job 1663:
// simon2share
module simon2share(clk, data_ina, data_inb, data_rdy, cipher_out, Done);
Settings: LEC_CHECK=0, ABC_AREA=1, CAP_MARGIN=0, CORE_MARGIN=2, CORE_UTILIZATION=72, PLACE_DENSITY=0.6, SETUP_SLACK_MARGIN=0.53, SLEW_MARGIN=20; clock period 3.57 ns.
run.sh (not shown) runs the stock make flow with config.mk's settings and CLKGATE_MAP_FILE=.
Job 1663: full flow OK, the timing, design-rule and antenna checks passed
Edits applied to the flow inputs when going from job 1663 to job 1256:
# job 1663
export LEC_CHECK = 0
export ABC_AREA = 1
export CAP_MARGIN = 0
export CORE_MARGIN = 2
export CORE_UTILIZATION = 72
export PLACE_DENSITY = 0.6
export SETUP_SLACK_MARGIN = 0.53
export SLEW_MARGIN = 20
create_clock -name core_clock -period 3.57 [get_ports {clk}]
# job 1256
export LEC_CHECK = 0
export CAP_MARGIN = 20
export CORE_MARGIN = 2
export CORE_UTILIZATION = 70
export CTS_CLUSTER_SIZE = 50
export SLEW_MARGIN = 20
create_clock -name core_clock -period 2.58 [get_ports {clk}]
--- outcome ---
The total CTS buffers reported for job 1256 is greater than that of job 1663 by 1.8%. Diff job 1256 and job 1663: length of routed wiring on met1 lower in job 1256. Comparing job 1256 and job 1663, the higher share of final layout cell area taken by non-clock buffers is on job 1256. Going from job 1663 to job 1256, global-route usage shrinks by 4.6 points. Against job 1663, job 1256 reports a detailed placer's ending HPWL that is lower. Complete run, failing final checks: job 1256, reason negative setup slack. Job 1663 has a higher final non-filler cell total than job 1256. Comparing job 1256 and job 1663, the higher least setup slack across all paths after layout is on job 1663.
Input-level comparison between job 5981 and job 1256:
# job 1256
export LEC_CHECK = 0
export CAP_MARGIN = 20
export CORE_MARGIN = 2
export CORE_UTILIZATION = 70
export CTS_CLUSTER_SIZE = 50
export SLEW_MARGIN = 20
create_clock -name core_clock -period 2.58 [get_ports {clk}]
# job 5981
export LEC_CHECK = 0
export CAP_MARGIN = 20
export CORE_MARGIN = 2
export CORE_UTILIZATION = 40
export PLACE_DENSITY = 0.6
export SLEW_MARGIN = 20
create_clock -name core_clock -period 4.5 [get_ports {clk}]
Job 5981 went all the way through the flow, and no timing, DRC or antenna check failed.
Compared with job 1256, in job 5981 area of the chip rose by 36,000 um2, cell count rose by 7.3%, average wire per standard cell fell by about 12%, required time of the critical path rose by 1.54 ns.
Job 5981 vs. job 1256: non-clock inverter total of the final layout comparable; accumulated negative setup slack up 17.17 ns; slack of the critical path rose by 0.69 ns.
Run comparison: job 1256 master of the slowest instance on the critical path nor4_4; job 5981 master of the slowest instance on the critical path dfxtp_4
Diff job 1256 and job 5981: total power higher in job 1256

========
## exp/maple
Starting RTL as in the previous note.
==> flow/config.mk <==
export PLATFORM = sky130hd
export DESIGN_NAME = simon2share
export DESIGN_NICKNAME = simon2share
export VERILOG_FILES = /design/flow/design.v
export SDC_FILE = /design/flow/constraint.sdc
export NUM_CORES = 4
export LEC_CHECK = 0
export CAP_MARGIN = 20
export CORE_MARGIN = 2
export CORE_UTILIZATION = 72
export CTS_CLUSTER_SIZE = 32
export MAX_ROUTING_LAYER = met4
export PLACE_DENSITY = 0.41
export SETUP_SLACK_MARGIN = -0.23
export SLEW_MARGIN = 20
==> flow/constraint.sdc <==
create_clock -name core_clock -period 3.42 [get_ports {clk}]
set_input_delay 0.6840 -clock core_clock [delete_from_list [all_inputs] [get_ports {clk}]]
set_output_delay 0.6840 -clock core_clock [all_outputs]
set_load 0.01 [all_outputs]
The layout from exp/maple, despite a flow that completed every stage, fails the layout checks, with the failing checks listed as negative setup slack.
Relative to exp/maple, the following input files were edited for exp/ember:
Settings: changing CORE_MARGIN from 2 to 9; removing MAX_ROUTING_LAYER (formerly met4); removing PLACE_DENSITY (formerly 0.41); setting GPL_TIMING_DRIVEN to 0 for the first time; removing CTS_CLUSTER_SIZE (formerly 32); removing SETUP_SLACK_MARGIN (formerly -0.23); changing the clock period (ns, I/O delays scaled along) from 3.42 to 5.0.
==> comparison <==
exp/ember ended up with combinational logic as its main power-consuming group; exp/maple ended up with registers.
exp/ember — utilization 3.1 points higher, exp/maple as reference
exp/ember vs exp/maple — tapcell count dropped slightly
Of exp/maple and exp/ember, only exp/ember finishes the flow clean.
Against exp/maple, exp/ember reports a final estimated routing congestion in global placement that is lower.
Going from exp/maple to exp/ember, the clock-buffer cell count was found to have gone down by about 1.5%.
Comparing arrival time reported for the critical path endpoint for exp/maple and exp/ember, the smaller number came from exp/maple.
Input changes introduced in exp/raven (baseline for comparison: exp/ember):
Settings: setting CTS_CLUSTER_DIAMETER to 29 for the first time; setting CTS_CLUSTER_SIZE to 50 for the first time; setting SETUP_SLACK_MARGIN to 0.39 for the first time; changing CORE_MARGIN from 9 to 2; removing GPL_TIMING_DRIVEN (formerly 0); changing the clock period (ns, I/O delays scaled along) from 5.0 to 2.58.
[summary]
- Status | exp/raven and exp/ember | clean except exp/raven
- exp/raven: flow complete, layout not clean; failing: negative setup slack
- The uppermost metal layer occupied by signal nets comes out met5 in one run and met4 in the other, namely in exp/ember and exp/raven respectively.
- The layout clock buffer count in exp/raven was higher than what exp/ember gave.
- exp/raven — setup slack 0.39 ns lower, exp/ember as reference
- exp/raven — latest clock arrival within the worst-skew pair 0.05 ns higher, exp/ember as reference
Setup changes, exp/raven to exp/harbor
Settings: CTS_CLUSTER_SIZE removed (was 50); CTS_CLUSTER_DIAMETER removed (was 29); CORE_UTILIZATION changed from 72 to 19; PLACE_DENSITY newly set to 0.6; SETUP_SLACK_MARGIN removed (was 0.39); the clock period (ns, I/O delays scaled along) changed from 2.58 to 4.5.
## What came out
Having completed the whole flow, exp/harbor delivered a layout that passed the timing, design-rule and antenna checks.
Of the two values seen for first element of the critical path, counter[0] was produced by exp/raven and counter[3] by exp/harbor.
When exp/harbor is measured against exp/raven, its depth of the worst hold-timing path turns out 1 lower.
Taking exp/raven as the reference, in exp/harbor area of combinational cells with multiple inputs now sits lower, critical path depth has decreased, number of non-clock buffers down 159, clock tree buffer count of the final layout now smaller, worst path buffer plus inverter count decreased by 5 relative to the old numbers.
Relative to exp/raven, the final area measured on exp/harbor has decreased by a few percent.
Delta (exp/harbor minus exp/raven): sequential logic power saw a decrease; met1 wire length up 2400 um.
The detail-routed via count per cell in exp/harbor is 0.64 times that in exp/raven.

========
Setup of run 1:
The RTL this note starts from:
==> flow/design.v <==
module p_datapath
	(clk, counter, data_ina, data_inb, data_rdy,key_ina, key_inb, cipher_out);
input clk, data_ina, data_inb;
input [1:0] data_rdy;
input [7:0] counter;
input [63:0] key_ina, key_inb;	
output [127:0] cipher_out;
wire [63:0] Xout_a, Xout_b, Yout_a, Yout_b;
data_share2 share_a(.clk(clk), .data_rdy(data_rdy), .counter(counter[0]), .data_in(data_ina), 
						 .key_in(key_ina), .X_out(Xout_a), .Y_out(Yout_a), .Y_in(Yout_b));				 
data_share2 share_b(.clk(clk), .data_rdy(data_rdy), .counter(counter[0]), .data_in(data_inb), 
						 .key_in(key_inb), .X_out(Xout_b), .Y_out(Yout_b), .Y_in(Yout_a));
wire [127:0] res1, res2;
reg sel1, sel2;
always @(*) begin
	if (134 <= counter) begin
		sel1 <= 1;
		sel2 <= 1;
	end
	else begin		
		sel1 <= 0;
		sel2 <= 0;
	end
end
quick_mux_128 SHARE_A_OUT_MUX_128( .in1({Xout_a, Yout_a}), .in2(128'd0), .out(res1), .sel(sel1) );
quick_mux_128 SHARE_B_OUT_MUX_128( .in1({Xout_b, Yout_b}), .in2(128'd0), .out(res2), .sel(sel2) );
assign cipher_out = res1 ^ res2;
endmodule  
module data_share2(clk, data_rdy, counter, data_in,key_in, X_out, Y_out, Y_in);
input clk, counter, data_in;
input [63:0] key_in;
input [1:0] data_rdy;	
input [63:0] Y_in;
output [63:0] X_out, Y_out;
reg [63:0] X, Y;
wire [63:0] XL1_1, XL2_1, XL8_1;
assign XL1_1 = {X[62:0], X[63]}; 
assign XL2_1 = {X[61:0], X[63:62]}; 
assign XL8_1 = {X[55:0], X[63:56]}; 
wire [63:0] YL1_1, YL8_2;
assign YL1_1 = {Y[62:0], Y[63]}; 
assign YL8_2 = {Y_in[55:0], Y_in[63:56]}; 
wire [63:0] sout1, sout2;
sub1 s1(Y, XL2_1, XL8_1, XL1_1, sout1);
sub1 s2(X, key_in, YL1_1, YL8_2, sout2);
always@(posedge clk)
begin
   if(data_rdy ==1) begin
		{X, Y} <= {data_in, X, Y[63:1]};
	end
	else if(data_rdy ==3) begin			
		if (counter == 1'b0) begin							
			X <= sout1 ;
			Y <= X;
		end
		else begin
			X <= sout2;
		end
	end
end
assign X_out = X;
assign Y_out = Y;
endmodule
module sub1(i1, i2, i3, i4, o1);
input [63:0] i1, i2, i3, i4;
output [63:0] o1;
wire [63:0] andout;
and4 a1(i3[3:0], i4[3:0], andout[3:0]);
and4 a2(i3[7:4], i4[7:4], andout[7:4]);
and4 a3(i3[11:8], i4[11:8], andout[11:8]);
and4 a4(i3[15:12], i4[15:12], andout[15:12]);
and4 a5(i3[19:16], i4[19:16], andout[19:16]);
and4 a6(i3[23:20], i4[23:20], andout[23:20]);
and4 a7(i3[27:24], i4[27:24], andout[27:24]);
and4 a8(i3[31:28], i4[31:28], andout[31:28]);
and4 a9(i3[35:32], i4[35:32], andout[35:32]);
and4 a10(i3[39:36], i4[39:36], andout[39:36]);
and4 a11(i3[43:40], i4[43:40], andout[43:40]);
and4 a12(i3[47:44], i4[47:44], andout[47:44]);
and4 a13(i3[51:48], i4[51:48], andout[51:48]);
and4 a14(i3[55:52], i4[55:52], andout[55:52]);
and4 a15(i3[59:56], i4[59:56], andout[59:56]);
and4 a16(i3[63:60], i4[63:60], andout[63:60]);
assign o1 = i1 ^ i2 ^ andout;
endmodule
module and4(a1, a2, andout);
input [3:0] a1,a2;
output [3:0] andout;
assign andout = a1 & a2;
endmodule
module quick_mux_128(in1, in2, out, sel);
input [127:0] in1,in2;
input sel;
output [127:0] out;
assign out = sel?(in1):in2;
endmodule	
`timescale 1ns / 1ps
module p_keysch10(clk, counter, data_in, data_rdy, key_out);
input clk, data_in;
input [1:0] data_rdy;
input [7:0] counter;
output [63:0] key_out;
reg [63:0] KX, KY;
localparam [0:67] Z = 68'b10101111011100000011010010011000101000010001111110010110110011101011;
localparam [63:0] c = 64'hfffffffffffffffc;
always@(posedge clk)
begin
	if(data_rdy == 2) begin
		{KX, KY} <= {data_in, KX, KY[63:1]};
	end
	else if(data_rdy == 3) begin
		if(counter[0] == 1'b1) begin
			KX <= c ^ Z[counter[7:1]] ^ KY ^ {KX[2:0],KX[63:3]} ^ {KX[3:0],KX[63:4]};
			KY <= KX;
		end
	end
end
assign key_out = KY ;
endmodule
`timescale 1ns / 1ps
module p_keysch11(clk, counter, data_in, data_rdy, key_out);
input clk, data_in;
input [1:0] data_rdy;
input [7:0] counter;
output [63:0] key_out;
reg [63:0] KX, KY;
always@(posedge clk)
begin
	if(data_rdy ==2) begin
		{KX, KY} <= {data_in, KX, KY[63:1]};
	end
	else if(data_rdy ==3) begin
		if(counter[0] == 1'b1) begin
			KX <= KY ^ {KX[2:0],KX[63:3]} ^ {KX[3:0],KX[63:4]};
			KY <= KX;
		end
	end
end
assign key_out = KY ;
endmodule
`timescale 1ns / 1ps
module simon2share(clk, data_ina, data_inb, data_rdy, cipher_out, Done);
input clk;
input data_ina, data_inb;
input [1:0] data_rdy;
output [127:0] cipher_out;
output reg Done;
reg [7:0] counter;
wire [63:0] keya, keyb;
always@(posedge clk)
begin
	if(data_rdy==0) begin
		counter <= 0;
	end
	else if(data_rdy ==3) begin			
		counter <= counter + 1;
	end
end
always @(posedge clk) begin
	if(data_rdy == 3 && (counter == 135))
		Done <= 1;			
	else
		Done <= 0;
end
p_datapath mydatapath(.clk(clk), .counter(counter), 
							 .data_ina(data_ina), .data_inb(data_inb),
							 .data_rdy(data_rdy), 
							 .key_ina(keya), .key_inb(keyb), 
							 .cipher_out(cipher_out));
p_keysch10 mykeysch_a(.clk(clk), .counter(counter), 
							 .data_in(data_ina), .data_rdy(data_rdy), .key_out(keya));
p_keysch11 mykeysch_b(.clk(clk), .counter(counter), 
							 .data_in(data_inb), .data_rdy(data_rdy), .key_out(keyb));						 
endmodule
clock: 2.19 ns
lec_check: 0
abc_area: 1
cap_margin: 0
core_margin: 2
core_utilization: 72
cts_cluster_size: 10
place_density: 0.41
setup_slack_margin: 0.53
slew_margin: 20
Every stage of run 1 finished as expected; the final checks, on the other hand, flagged setup timing, which means the layout fails.
## Diff of input files: run 2 against run 1
- a change of PLACE_DENSITY from 0.41 to 0.6
- a change of CORE_UTILIZATION from 72 to 40
- a deleted SETUP_SLACK_MARGIN that had been 0.53
- a deleted CTS_CLUSTER_SIZE that had been 10
- a change of CAP_MARGIN from 0 to 20
- a deleted ABC_AREA that had been 1
- a change of the clock period (ns, I/O delays scaled along) from 2.19 to 5.0
[summary]
- Via count (run 2 vs. run 1) decreases by more than a quarter
- Re logic gate share of total power: run 1 was higher than run 2.
- Looking at biggest cell delay along the critical path, run 2 sits 0.30 ns above run 1.
- The buffering overhead reported for run 2 is smaller than that of run 1 by 4.2 points.
- Run 2 finished all stages; the layout is clean.
### run 2 -> run 3
- an added SETUP_SLACK_MARGIN of 0.48
- a deleted PLACE_DENSITY that had been 0.6
- a change of CORE_UTILIZATION from 40 to 54
- a change of the clock period (ns, I/O delays scaled along) from 5.0 to 2.58
--- outcome ---
Run 3 finished every stage; the final checks, however, were not passed, the failures being setup timing.
Run 3 reports its top contributor to total power as combinational cells while run 2 reports registers.
Density: run 3 denser than run 2
Taking run 2 over run 3, the combinational power ratio works out to 0.41.
Run 2 → run 3: final RePlAce weighted congestion went up by about 7%; chip area line of the yosys report held steady; combined buffer and inverter count along the critical path rose by 3.
Looking at critical path's slowest cell, the dfxtp_4 result is from run 2; the nor4_4 one comes from run 3.
Run 3 ended up with a higher number of post-CTS setup repair buffers than run 2 did.
Power is estimated from default activity; no workload was simulated.
